==> inputs of 06-27 <==
==> flow/design.v (excerpt) <==
module axi4_dut 
   (
    input wire ACLK,
    input wire ARESETn,
    input wire [4-1:0] MEM_AWID,
    input wire [32-1:0] MEM_AWADDR,
    input wire [8-1:0] MEM_AWLEN,
    input wire [3-1:0] MEM_AWSIZE,
    input wire [2-1:0] MEM_AWBURST,
    input wire [1-1:0] MEM_AWLOCK,
    input wire [4-1:0] MEM_AWCACHE,
    input wire [3-1:0] MEM_AWPROT,
    input wire [4-1:0] MEM_AWQOS,
    input wire MEM_AWVALID,
    output wire MEM_AWREADY,
    input wire [32-1:0] MEM_WDATA,
    input wire [(32/8)-1:0] MEM_WSTRB,
    input wire MEM_WLAST,
    input wire MEM_WVALID,
    output wire MEM_WREADY,
    output wire [4-1:0] MEM_BID,
    output wire [2-1:0] MEM_BRESP,
    output wire MEM_BVALID,
    input wire MEM_BREADY,
    input wire [4-1:0] MEM_ARID,
    input wire [32-1:0] MEM_ARADDR,
    input wire [8-1:0] MEM_ARLEN,
    input wire [3-1:0] MEM_ARSIZE,
    input wire [2-1:0] MEM_ARBURST,
    input wire [1-1:0] MEM_ARLOCK,
    input wire [4-1:0] MEM_ARCACHE,
    input wire [3-1:0] MEM_ARPROT,
    input wire [4-1:0] MEM_ARQOS,
    input wire MEM_ARVALID,
    output wire MEM_ARREADY,
    output wire [4-1:0] MEM_RID,
    output wire [32-1:0] MEM_RDATA,
    output wire [2-1:0] MEM_RRESP,
    output wire MEM_RLAST,
    output wire MEM_RVALID,
    input wire MEM_RREADY
);
clock: 3.91 ns
lec_check: 0
abc_area: 0
cap_margin: 20
core_aspect_ratio: 0.98
core_margin: 2
core_utilization: 72
cts_cluster_diameter: 397
cts_cluster_size: 17
gpl_routability_driven: 0
gpl_timing_driven: 1
hold_slack_margin: -0.07
min_routing_layer: met1
place_density_lb_addon: 0.0
setup_slack_margin: 1.12
slew_margin: 20
tns_end_percent: 35
run.sh (not shown) runs the stock make flow with config.mk's settings and CLKGATE_MAP_FILE=.
==> 03-05: changes against 06-27 <==
Settings changed: ABC_AREA 0 to unset, CORE_ASPECT_RATIO 0.98 to unset, CTS_CLUSTER_DIAMETER 397 to 28, CTS_CLUSTER_SIZE 17 to 13, GPL_ROUTABILITY_DRIVEN 0 to unset, GPL_TIMING_DRIVEN 1 to unset, HOLD_SLACK_MARGIN -0.07 to unset, MIN_ROUTING_LAYER met1 to unset, PLACE_DENSITY_LB_ADDON 0.0 to 0.19, SETUP_SLACK_MARGIN 1.12 to 1.1, TNS_END_PERCENT 35 to unset.
==> flow/constraint.sdc (replaced) <==
create_clock -name core_clock -period 4.25 [get_ports {ACLK}]
set_input_delay 0.8500 -clock core_clock [delete_from_list [all_inputs] [get_ports {ACLK}]]
set_output_delay 0.8500 -clock core_clock [all_outputs]
set_load 0.01 [all_outputs]
==> comparison table <==
| item | 03-05 | 06-27 |
|---|---|---|
| Status | did not finish | finished with violations |
| Failing step | global routing | - |
| Violated checks | - | negative setup slack |
| Dpl cells | 9862 | 9859 |
| Mux share of post-synthesis cell area | 17.2% | 17.2% |
| Total Die Area | 189000 um2 | 189000 um2 |
| Detailed-placement wirelength estimate | 217000 um | 206000 um |
| Core Area | 185000 um2 | 184000 um2 |
| Largest area contributor in the netlist | edfxtp_1 | edfxtp_1 |
| Number of clock buffers inserted by TritonCTS | 580 | 218 |
| Die y size | 435 um | 430 um |
| Cell row count | 158 | 156 |
| Resized cells post-CTS | 454 | 270 |
| Width of the die | 435 um | 439 um |
| CTS Buffer Depth | 4 | 3 |
| Post-Place Cell Area | 144000 um2 | 144000 um2 |
| # Post-CTS Setup Buffers | 148 | 46 |
| Post-synthesis chip area from yosys | 134000 um2 | 134000 um2 |
| Fp_density | 72.3% | 72.4% |
| H-tree depth | 6 | 4 |
| Pre-CTS worst setup slack | -0.421 ns | -0.352 ns |

* * *

==> inputs of build 41 <==
==> flow/design.v <==
`timescale 1ns/1ps
module axi_fifo #(
    parameter WIDTH     = 32,
    parameter DEPTH     = 16,
    parameter PTR_WIDTH = 4    
)(
    input  logic             clk,
    input  logic             resetn, 
    input  logic             push,
    input  logic [WIDTH-1:0] fifo_wdata,
    input  logic             pop,
    output wire  [WIDTH-1:0] fifo_rdata,
    output wire              fifo_full,
    output wire              fifo_empty
);
logic [WIDTH-1:0]   mem [DEPTH-1:0];
logic [PTR_WIDTH:0] wptr;
logic [PTR_WIDTH:0] rptr;
wire [PTR_WIDTH:0] fill_level;
wire               wrap;
always @(posedge clk) begin
    if (push && (!fifo_full)) begin
        mem[wptr[PTR_WIDTH-1:0]] <= fifo_wdata;
    end
end
always @(posedge clk or negedge resetn) begin
    if (!resetn) begin
        wptr <= {PTR_WIDTH+1{1'b0}};
    end else if (push && (!fifo_full)) begin
        wptr <= wptr + {{(PTR_WIDTH){1'b0}}, 1'b1};
    end
end
always @(posedge clk or negedge resetn) begin
    if (!resetn) begin
        rptr <= {PTR_WIDTH+1{1'b0}};
    end else if (pop && (!fifo_empty)) begin
        rptr <= rptr + {{(PTR_WIDTH){1'b0}}, 1'b1};
    end
end
assign wrap = wptr[PTR_WIDTH] ^ rptr[PTR_WIDTH];
assign fill_level = {wrap, wptr[PTR_WIDTH-1:0]} - {1'b0, rptr[PTR_WIDTH-1:0]};
assign fifo_full = (fill_level == DEPTH);
assign fifo_empty = (fill_level == {PTR_WIDTH+1{1'b0}});
assign fifo_rdata = mem[rptr[PTR_WIDTH-1:0]];
endmodule
`timescale 1ns/1ps
module axi4_dut 
   (
    input wire ACLK,
    input wire ARESETn,
    input wire [4-1:0] MEM_AWID,
    input wire [32-1:0] MEM_AWADDR,
    input wire [8-1:0] MEM_AWLEN,
    input wire [3-1:0] MEM_AWSIZE,
    input wire [2-1:0] MEM_AWBURST,
    input wire [1-1:0] MEM_AWLOCK,
    input wire [4-1:0] MEM_AWCACHE,
    input wire [3-1:0] MEM_AWPROT,
    input wire [4-1:0] MEM_AWQOS,
    input wire MEM_AWVALID,
    output wire MEM_AWREADY,
    input wire [32-1:0] MEM_WDATA,
    input wire [(32/8)-1:0] MEM_WSTRB,
    input wire MEM_WLAST,
    input wire MEM_WVALID,
    output wire MEM_WREADY,
    output wire [4-1:0] MEM_BID,
    output wire [2-1:0] MEM_BRESP,
    output wire MEM_BVALID,
    input wire MEM_BREADY,
    input wire [4-1:0] MEM_ARID,
    input wire [32-1:0] MEM_ARADDR,
    input wire [8-1:0] MEM_ARLEN,
    input wire [3-1:0] MEM_ARSIZE,
    input wire [2-1:0] MEM_ARBURST,
    input wire [1-1:0] MEM_ARLOCK,
    input wire [4-1:0] MEM_ARCACHE,
    input wire [3-1:0] MEM_ARPROT,
    input wire [4-1:0] MEM_ARQOS,
    input wire MEM_ARVALID,
    output wire MEM_ARREADY,
    output wire [4-1:0] MEM_RID,
    output wire [32-1:0] MEM_RDATA,
    output wire [2-1:0] MEM_RRESP,
    output wire MEM_RLAST,
    output wire MEM_RVALID,
    input wire MEM_RREADY
);
reg [32-1:0] reg_bank [0:32-1];
wire	aw_push;
wire	aw_pop;
wire	w_push;
wire	w_pop;
wire	ar_push;
wire	ar_pop;
wire	r_push;
wire	r_pop;
wire	b_push;
wire	b_pop;
wire	aw_fifo_full;
wire	aw_fifo_empty;
wire	w_fifo_full;
wire	w_fifo_empty;
wire	ar_fifo_full;
wire	ar_fifo_empty;
wire	r_fifo_full;
wire	r_fifo_empty;
wire	b_fifo_full;
wire	b_fifo_empty;
wire [(32 + 8 + 3 + 2 + 4 + 3 + 1 + 4 +  4 + 7  )-1:0] aw_fifo_wdata;
wire [(32 + 8 + 3 + 2 + 4 + 3 + 1 + 4 +  4 + 7  )-1:0] aw_fifo_rdata;
wire [( 32 + 8 + 3 + 2 + 4 + 3 +1 +4 +4 + 7 )-1:0] ar_fifo_wdata;
wire [( 32 + 8 + 3 + 2 + 4 + 3 +1 +4 +4 + 7 )-1:0] ar_fifo_rdata;
wire [(1 + (32/8) + 32 )-1:0]  w_fifo_wdata;
wire [(1 + (32/8) + 32 )-1:0]  w_fifo_rdata;
wire [( 32 + 2 + 4 + 2 )-1:0]  r_fifo_rdata;
wire [(2 + 4 )-1:0]  b_fifo_wdata;
wire [(2 + 4 )-1:0]  b_fifo_rdata;
reg [( 32 + 2 + 4 + 2 )-1:0] r_fifo_wdata;
reg [2-1:0] bresp_int;  
axi_fifo #(
    .WIDTH((32 + 8 + 3 + 2 + 4 + 3 + 1 + 4 +  4 + 7  )),
    .DEPTH(16),
    .PTR_WIDTH(4)
) aw_fifo (
    .clk(ACLK),
    .resetn(ARESETn),
    .push(aw_push),
    .fifo_wdata(aw_fifo_wdata),
    .pop(aw_pop),
    .fifo_rdata(aw_fifo_rdata),
    .fifo_full(aw_fifo_full),
    .fifo_empty(aw_fifo_empty)
);
assign aw_push = MEM_AWVALID && MEM_AWREADY && !aw_fifo_full;
assign MEM_AWREADY = !aw_fifo_full;
assign aw_pop = !aw_fifo_empty && !w_fifo_empty && !b_fifo_full;
assign aw_fifo_wdata = {MEM_AWID, MEM_AWADDR, MEM_AWLEN, {{1'b0}, MEM_AWSIZE}, {{2'b00}, MEM_AWBURST}, MEM_AWCACHE, {{1'b0}, MEM_AWPROT}, {{3'b000}, MEM_AWLOCK}, MEM_AWQOS};  
axi_fifo #(
    .WIDTH((1 + (32/8) + 32 )),
    .DEPTH(16),
    .PTR_WIDTH(4)
) w_fifo (
    .clk(ACLK),
    .resetn(ARESETn),
    .push(w_push),
    .fifo_wdata(w_fifo_wdata),
    .pop(w_pop),
    .fifo_rdata(w_fifo_rdata),
    .fifo_full(w_fifo_full),
    .fifo_empty(w_fifo_empty)
);
assign w_push = MEM_WVALID && MEM_WREADY && !w_fifo_full;
assign MEM_WREADY = !w_fifo_full;
assign w_pop = !w_fifo_empty && aw_pop;
assign w_fifo_wdata = {MEM_WLAST, MEM_WSTRB, MEM_WDATA};
axi_fifo #(
    .WIDTH((2 + 4 )),
    .DEPTH(16),
    .PTR_WIDTH(4)
) b_fifo (
    .clk(ACLK),
    .resetn(ARESETn),
    .push(b_push),
    .fifo_wdata(b_fifo_wdata),
    .pop(b_pop),
    .fifo_rdata(b_fifo_rdata),
    .fifo_full(b_fifo_full),
    .fifo_empty(b_fifo_empty)
);
assign b_push = w_pop && !b_fifo_full && aw_pop;
assign b_pop = MEM_BREADY && MEM_BVALID;
assign MEM_BVALID = !b_fifo_empty;
assign MEM_BID = b_fifo_rdata[(2 + 4 )-1:(2 + 4 )-4];
assign MEM_BRESP = b_fifo_rdata[(2 + 4 )-4-1:0];
assign b_fifo_wdata = {aw_fifo_rdata[(32 + 8 + 3 + 2 + 4 + 3 + 1 + 4 +  4 + 7  )-1:(32 + 8 + 3 + 2 + 4 + 3 + 1 + 4 +  4 + 7  )-4], bresp_int};
axi_fifo #(
    .WIDTH(( 32 + 8 + 3 + 2 + 4 + 3 +1 +4 +4 + 7 )),
    .DEPTH(16),
    .PTR_WIDTH(4)
) ar_fifo (
    .clk(ACLK),
    .resetn(ARESETn),
    .push(ar_push),
    .fifo_wdata(ar_fifo_wdata),
    .pop(ar_pop),
    .fifo_rdata(ar_fifo_rdata),
    .fifo_full(ar_fifo_full),
    .fifo_empty(ar_fifo_empty)
);
assign ar_push = MEM_ARVALID && MEM_ARREADY && !ar_fifo_full;  
assign MEM_ARREADY = !ar_fifo_full;
assign ar_pop = !ar_fifo_empty && !r_fifo_full;
assign ar_fifo_wdata = {MEM_ARID, MEM_ARADDR, MEM_ARLEN, {{1'b0}, MEM_ARSIZE}, {{2'b00}, MEM_ARBURST}, MEM_ARCACHE, {{1'b0}, MEM_ARPROT}, {{3'b000}, MEM_ARLOCK}, MEM_ARQOS};
axi_fifo #(
    .WIDTH(( 32 + 2 + 4 + 2 )),
    .DEPTH(16),
    .PTR_WIDTH(4)
) r_fifo (
    .clk(ACLK),
    .resetn(ARESETn),
    .push(r_push),
    .fifo_wdata(r_fifo_wdata),
    .pop(r_pop),
    .fifo_rdata(r_fifo_rdata),
    .fifo_full(r_fifo_full),
    .fifo_empty(r_fifo_empty)
);
assign r_push = ar_pop && !r_fifo_full;
assign r_pop = MEM_RREADY && MEM_RVALID;
assign MEM_RVALID = !r_fifo_empty;
assign MEM_RID = r_fifo_rdata[( 32 + 2 + 4 + 2 )-1:2+2+32];
assign MEM_RDATA = r_fifo_rdata[32-1:0];
assign MEM_RRESP = r_fifo_rdata[2+2+32-1:32];
assign MEM_RLAST = 1'b1;
always @(posedge ACLK or negedge ARESETn) begin
    if (!ARESETn) begin
        integer i;
        for (i = 0; i < 32; i = i + 1) begin
            reg_bank[i] <= {32{1'b0}};
        end
    end else begin
        if (aw_pop && w_pop) begin
            if (aw_fifo_rdata[(32 + 8 + 3 + 2 + 4 + 3 + 1 + 4 +  4 + 7  )-5:32] >= 32'h00000000 && aw_fifo_rdata[(32 + 8 + 3 + 2 + 4 + 3 + 1 + 4 +  4 + 7  )-5:32] <= 32'h0000001F) begin
                reg_bank[aw_fifo_rdata[(32 + 8 + 3 + 2 + 4 + 3 + 1 + 4 +  4 + 7  )-5:32]] <= w_fifo_rdata[32-1:0];
            end
        end
    end
end
always @(*) begin
    bresp_int = 2'b00;
    if (aw_pop && w_pop) begin
        if (aw_fifo_rdata[(32 + 8 + 3 + 2 + 4 + 3 + 1 + 4 +  4 + 7  )-5:32] >= 32'h00000000 && aw_fifo_rdata[(32 + 8 + 3 + 2 + 4 + 3 + 1 + 4 +  4 + 7  )-5:32] <= 32'h0000001F) begin
            bresp_int = 2'b00;  
        end else begin
            bresp_int = 2'b11;  
        end
    end
end
always @(*) begin
    r_fifo_wdata = {( 32 + 2 + 4 + 2 ){1'b0}};
    if (!ARESETn) begin
        r_fifo_wdata = {( 32 + 2 + 4 + 2 ){1'b0}};
    end else begin
        if (ar_pop) begin
            if (ar_fifo_rdata[( 32 + 8 + 3 + 2 + 4 + 3 +1 +4 +4 + 7 )-5:32] >= 32'h00000000 && ar_fifo_rdata[( 32 + 8 + 3 + 2 + 4 + 3 +1 +4 +4 + 7 )-5:32] <= 32'h0000001F) begin
                r_fifo_wdata = {ar_fifo_rdata[( 32 + 8 + 3 + 2 + 4 + 3 +1 +4 +4 + 7 )-1:( 32 + 8 + 3 + 2 + 4 + 3 +1 +4 +4 + 7 )-4], {{2'b00}, 2'b00}, reg_bank[ar_fifo_rdata[( 32 + 8 + 3 + 2 + 4 + 3 +1 +4 +4 + 7 )-5:32]]};
            end else begin
                r_fifo_wdata = {ar_fifo_rdata[( 32 + 8 + 3 + 2 + 4 + 3 +1 +4 +4 + 7 )-1:( 32 + 8 + 3 + 2 + 4 + 3 +1 +4 +4 + 7 )-4], {{2'b00}, 2'b11}, {32{1'b0}}};  
            end
        end
    end
end
endmodule
==> flow/run.sh <==
#!/bin/bash
# the make line also repeats each setting of config.mk as NAME=value (left out here)
make -C /OpenROAD-flow-scripts/flow DESIGN_CONFIG=/design/flow/config.mk WORK_HOME=/design/flow/orfs CLKGATE_MAP_FILE= finish
==> flow/config.mk <==
export PLATFORM = sky130hd
export DESIGN_NAME = axi4_dut
export DESIGN_NICKNAME = axi4_dut
export VERILOG_FILES = /design/flow/design.v
export SDC_FILE = /design/flow/constraint.sdc
export NUM_CORES = 4
export LEC_CHECK = 0
export ABC_AREA = 0
export CAP_MARGIN = 20
export CORE_ASPECT_RATIO = 0.52
export CORE_MARGIN = 2
export CORE_UTILIZATION = 65
export CTS_CLUSTER_SIZE = 37
export GPL_ROUTABILITY_DRIVEN = 1
export GPL_TIMING_DRIVEN = 1
export HOLD_SLACK_MARGIN = -0.07
export MAX_ROUTING_LAYER = met4
export MIN_ROUTING_LAYER = met1
export SETUP_SLACK_MARGIN = 0.64
export SLEW_MARGIN = 20
export TNS_END_PERCENT = 35
==> flow/constraint.sdc <==
create_clock -name core_clock -period 4.63 [get_ports {ACLK}]
set_input_delay 0.9260 -clock core_clock [delete_from_list [all_inputs] [get_ports {ACLK}]]
set_output_delay 0.9260 -clock core_clock [all_outputs]
set_load 0.01 [all_outputs]
==> inputs of trial 83, as changes to build 41 <==
ABC_AREA = 1   (was 0)
CORE_ASPECT_RATIO = unset   (was 0.52)
CORE_UTILIZATION = 59   (was 65)
CTS_CLUSTER_SIZE = unset   (was 37)
GPL_ROUTABILITY_DRIVEN = unset   (was 1)
GPL_TIMING_DRIVEN = unset   (was 1)
HOLD_SLACK_MARGIN = unset   (was -0.07)
MAX_ROUTING_LAYER = unset   (was met4)
MIN_ROUTING_LAYER = unset   (was met1)
PLACE_DENSITY = 0.6   (was unset)
SETUP_SLACK_MARGIN = unset   (was 0.64)
TNS_END_PERCENT = unset   (was 35)
==> flow/constraint.sdc (replaced) <==
create_clock -name core_clock -period 5.6 [get_ports {ACLK}]
set_input_delay 1.1200 -clock core_clock [delete_from_list [all_inputs] [get_ports {ACLK}]]
set_output_delay 1.1200 -clock core_clock [all_outputs]
set_load 0.01 [all_outputs]
==> summary of the runs <==
Non-clock buffer count: trial 83 is lower than build 41 (158). Between trial 83 and build 41, the lower global-route usage is in trial 83 (gap 4.1 points). Of trial 83 and build 41, build 41 has the higher clock power (gap about 4%, measured against build 41). Core utilization: build 41 is higher than trial 83 (9.9 points). Of build 41 and trial 83, trial 83 has the higher synthesized cell count (gap 46%, measured against trial 83). Worst hold slack: build 41 is worse than trial 83 (0.16 ns). In build 41 the combinational power is higher than in trial 83, by about 7.5%.
Power and IR drop assume default switching activity.
